==> flow/design.v <==
module vDFFE(clk, load, in, out);
  parameter n=1;
  input clk, load;
  input [n-1:0] in;
  output [n-1:0] out;
  reg [n-1:0] out;
  reg [n-1:0] vDFF_in;
  always@(*)
    vDFF_in = (load) ? in : out;
  always @(posedge clk)
    out <= vDFF_in;
endmodule
module shifter(in, shift, sout);
	input [15:0] in;
	input [1:0] shift;
	output reg [15:0] sout;
	always@(*) begin
		case(shift)
			2'b00: sout = in;
			2'b01: sout = in << 1;
			2'b10: sout = in >> 1;
			2'b11: begin
				sout = in >> 1;
				sout[15] = in[15];
			end
			default: sout = in;
		endcase
	end
endmodule
module ALU(Ain, Bin, ALUop, out, Z);
	input [15:0] Ain, Bin;
	input [1:0] ALUop;
	output reg Z;
	output reg [15:0] out;
	always@(*) begin
		casex(ALUop)
			2'b00: out = Ain + Bin;
			2'b01: out = Ain - Bin;
			2'b10: out = Ain & Bin;
			2'b11: out = ~Bin;
			default: out = 16'bxxxxxxxxxxxxxxxx;
		endcase
		Z = (out == 16'b0) ? 1'b1 : 1'b0;
	end
endmodule
module regfile(data_in, writenum, write, readnum, clk, data_out);
	input [15:0] data_in;
	input [2:0] writenum, readnum;
	input write, clk;
	output reg [15:0] data_out;
	reg [7:0] writenum_out, readnum_out;
	reg [15:0] R0, R1, R2, R3, R4, R5, R6, R7;
	always@(*) begin
		writenum_out = 8'b0;
		case(writenum)
			3'b000: writenum_out[0] = 1'b1;
			3'b001: writenum_out[1] = 1'b1;
			3'b010: writenum_out[2] = 1'b1;
			3'b011: writenum_out[3] = 1'b1;
			3'b100: writenum_out[4] = 1'b1;
			3'b101: writenum_out[5] = 1'b1;
			3'b110: writenum_out[6] = 1'b1;
			3'b111: writenum_out[7] = 1'b1;
			default: writenum_out = 8'b0;
		endcase
	end
	always@(posedge clk) begin
		if(write) begin
			case(writenum_out)
				8'b00000001: R0 <= data_in;
				8'b00000010: R1 <= data_in;
				8'b00000100: R2 <= data_in;
				8'b00001000: R3 <= data_in;
				8'b00010000: R4 <= data_in;
				8'b00100000: R5 <= data_in;
				8'b01000000: R6 <= data_in;
				8'b10000000: R7 <= data_in;
				default: {R0, R1, R2, R3, R4, R5, R6, R7} <= {8'b0, 8'b0, 8'b0, 8'b0, 8'b0, 8'b0, 8'b0, 8'b0};
			endcase
		end
	end
	always@(*) begin
		readnum_out = 8'b0;
		case(readnum)
			3'b000: readnum_out[0] = 1'b1;
			3'b001: readnum_out[1] = 1'b1;
			3'b010: readnum_out[2] = 1'b1;
			3'b011: readnum_out[3] = 1'b1;
			3'b100: readnum_out[4] = 1'b1;
			3'b101: readnum_out[5] = 1'b1;
			3'b110: readnum_out[6] = 1'b1;
			3'b111: readnum_out[7] = 1'b1;
			default: readnum_out = 8'b0;
		endcase
	end
	always@(*) begin
		case(readnum_out)
			8'b00000001: data_out = R0;
			8'b00000010: data_out = R1;
			8'b00000100: data_out = R2;
			8'b00001000: data_out = R3;
			8'b00010000: data_out = R4;
			8'b00100000: data_out = R5;
			8'b01000000: data_out = R6;
			8'b10000000: data_out = R7;
			default: data_out = 16'b0;
		endcase
	end
endmodule
module datapath(clk,readnum,vsel,loada,loadb,shift,asel,bsel,ALUop,loadc,loads,writenum,write,mdata,PC,sximm5,sximm8,Z_out,datapath_out);
  input clk;
  input [2:0] readnum, writenum;
  input [1:0] ALUop, shift;
  input write, loada, loadb, asel, bsel, loadc, loads;
  input [1:0] vsel;
  input [15:0] sximm5, sximm8, mdata;
  input [7:0] PC;
  output [15:0] datapath_out;
  output [2:0] Z_out;
  wire [15:0] data_out;
  wire [15:0] out;
  wire [15:0] sout;
  wire Z;
  wire [15:0] in;
  wire [15:0] in_loadA;
  wire [15:0] datapath_out;
  wire [2:0] Z_out;
  reg [15:0] data_in;
  reg [15:0] Ain;
  reg [15:0] Bin;
  reg [2:0] status_in;
  regfile REGFILE(.data_in(data_in),.writenum(writenum),.write(write),.readnum(readnum),.clk(clk),.data_out(data_out));
  ALU U2(.Ain(Ain),.Bin(Bin),.ALUop(ALUop),.out(out),.Z(Z));
  shifter U1(.in(in),.shift(shift),.sout(sout));
  always@(*)begin   
    case(vsel)
      2'b00: data_in = datapath_out;
      2'b01: data_in = {8'b0, PC};
      2'b10: data_in = sximm8;
      2'b11: data_in = mdata;
      default: data_in = 16'b0;
    endcase
  end
  always@(*)begin
    if(asel == 1'b1)  
      Ain = 16'b0000000000000000;
    else
      Ain = in_loadA;
  end
  always@(*)begin
    if(bsel == 1'b1)  
      Bin = sximm5;
    else
      Bin = sout;
  end
  always@(*) begin
    status_in[2] = (Ain[15]^Bin[15]) ? 0 : (out[15]^Ain[15]);
    status_in[1] = out[15];
    status_in[0] = Z;
  end
  vDFFE #(16) A(clk, loada, data_out, in_loadA);
  vDFFE #(16) B(clk, loadb, data_out, in);
  vDFFE #(16) C(clk, loadc, out, datapath_out);
  vDFFE #(3) STATUS(clk, loads, status_in, Z_out);
endmodule
module cpu(clk, reset, s, load, in, out, N, V, Z, w);
    input clk, reset, s, load;
    input [15:0] in;
    output [15:0] out;
    output reg N, V, Z, w;
    parameter Swait = 4'b0000, Sdecode = 4'b0001, SgetA = 4'b0010, SgetB = 4'b0011, Swrite = 4'b0100, Srewrite = 4'b0101, Salu = 4'b0110, Sshift = 4'b0111, Sloadout = 4'b1000;
    wire [15:0] decoder_in;
    reg [1:0] op, shift;
    reg [15:0] sximm5, sximm8;
    reg [2:0] opcode, readnum, writenum;
    reg [3:0] state;
    reg [2:0] nsel;
    reg [1:0] vsel;
    reg loada, loadb, asel, bsel, loadc, loads, write;
    wire [2:0] Z_out;
    vDFFE #(16) Instruct_Reg(clk, load, in, decoder_in);
    always@(*) begin
        op = decoder_in[12:11];
        sximm5 = { {11{decoder_in[4]}}, decoder_in[4:0] };
        sximm8 = { {8{decoder_in[7]}}, decoder_in[7:0] };
        shift = decoder_in[4:3];
        opcode = decoder_in[15:13];
    end
    always@(*)begin
       case(nsel)
            3'b001: begin
                readnum = decoder_in[2:0];
                writenum = decoder_in[2:0];
            end  
            3'b010: begin
                readnum = decoder_in[7:5];
                writenum = decoder_in[7:5];
            end  
            3'b100: begin
                readnum = decoder_in[10:8];
                writenum = decoder_in[10:8];
            end  
            default: {readnum, writenum} = 3'b0;
        endcase 
    end
    reg [3:0] state_t;
    reg w_t;
    reg [2:0] nsel_t;
    reg [1:0] vsel_t;
    reg loada_t, loadb_t, asel_t, bsel_t, loadc_t, loads_t, write_t;
    always @(posedge clk) begin
        {state_t, w_t, nsel_t, vsel_t} = {state, w, nsel, vsel};
        {loada_t, loadb_t, asel_t, bsel_t, loadc_t, loads_t, write_t} = {loada, loadb, asel, bsel, loadc, loads, write};
        if(reset == 1'b1) {w_t, state_t} = {1'b1, Swait};
        else begin
            case(state_t)
                Sdecode: begin
                    if(opcode == 3'b110 && op == 2'b10) {w_t, state_t} = {1'b0, Swrite};
                    else {w_t, state_t} = {1'b0, SgetA};
                end
                Swrite: state_t = Swait;
                Swait: begin 
                    state_t = (s == 1'b1) ? Sdecode : Swait;
                    w_t = ~s;
                end
                SgetA: state_t = SgetB;
                SgetB: begin
                    if(opcode == 3'b110 && op == 2'b0) state_t = Sshift;
                    else if(opcode == 3'b101) state_t = Salu;
                end
                Salu: state_t = Sloadout;
                Sshift: state_t = Sloadout;
                Sloadout: state_t = Srewrite;
                Srewrite: state_t = Swait;
                default: {state_t, w_t} = {Swait, 1'b1};
            endcase
        end
        case(state_t)
            SgetA: {nsel_t, loada_t, loadb_t} = {3'b100, 1'b1, 1'b0};
            SgetB: {nsel_t, loadb_t, loada_t} = {3'b001, 1'b1, 1'b0};
            Salu: {asel_t, bsel_t} = {1'b0, 1'b0};
            Sshift: {asel_t, bsel_t} = {1'b1, 1'b0};
            Sloadout: {loadc_t, loads_t} = {1'b1, 1'b1};
            Srewrite: {vsel_t, nsel_t, write_t} = {2'b0, 3'b010, 1'b1};
            Swrite: {vsel_t, nsel_t, write_t} = {2'b10, 3'b100, 1'b1};
            default: begin 
                {nsel_t, vsel_t} = {3'b0, 2'b0};
                {loada_t, loadb_t, loadc_t, loads_t, asel_t, bsel_t, write_t} = 1'b0;
            end
        endcase
        {state, w, nsel, vsel} <= {state_t, w_t, nsel_t, vsel_t};
        {loada, loadb, asel, bsel, loadc, loads, write} <= {loada_t, loadb_t, asel_t, bsel_t, loadc_t, loads_t, write_t};
    end
    datapath DP(
        .clk(clk), 
        .readnum(readnum), 
        .vsel(vsel), 
        .loada(loada), 
        .loadb(loadb), 
        .shift(shift),
        .asel(asel),
        .bsel(bsel),
        .ALUop(op),
        .loadc(loadc),
        .loads(loads),
        .writenum(writenum),
        .write(write),
        .mdata(16'b0),
        .PC(8'b0),
        .sximm5(sximm5),
        .sximm8(sximm8),
        .Z_out(Z_out),
        .datapath_out(out)
    );
    always @(*) begin
        V = Z_out[2];
        N = Z_out[1];
        Z = Z_out[0];
    end
endmodule
clock: 3.21 ns
lec_check: 0
abc_area: 1
cap_margin: 20
core_aspect_ratio: 0.92
core_margin: 2
core_utilization: 72
cts_cluster_diameter: 43
gpl_routability_driven: 1
gpl_timing_driven: 1
max_routing_layer: met4
min_routing_layer: met1
place_density: 0.38
setup_slack_margin: -0.19
slew_margin: 20
tns_end_percent: 100
run.sh (not shown) runs the stock make flow with config.mk's settings and CLKGATE_MAP_FILE=.
The starting point produced a layout that fails on negative setup slack.
==> next run, changes <==
ABC_AREA = default   (was 1)
CORE_ASPECT_RATIO = default   (was 0.92)
CORE_UTILIZATION = 55   (was 72)
CTS_CLUSTER_DIAMETER = default   (was 43)
GPL_ROUTABILITY_DRIVEN = default   (was 1)
GPL_TIMING_DRIVEN = default   (was 1)
MAX_ROUTING_LAYER = default   (was met4)
MIN_ROUTING_LAYER = default   (was met1)
PLACE_DENSITY = default   (was 0.38)
SETUP_SLACK_MARGIN = default   (was -0.19)
TNS_END_PERCENT = default   (was 100)
clock period = 4.8 ns   (was 3.21 ns; I/O delays follow)
The changed run went through all stages and came out clean; critical path depth does not change; clock power came out lower by 43%; flip-flop count stays the same; via count came out lower by 20%; sequential power came out lower by 33%.
Power and IR drop assume default switching activity.
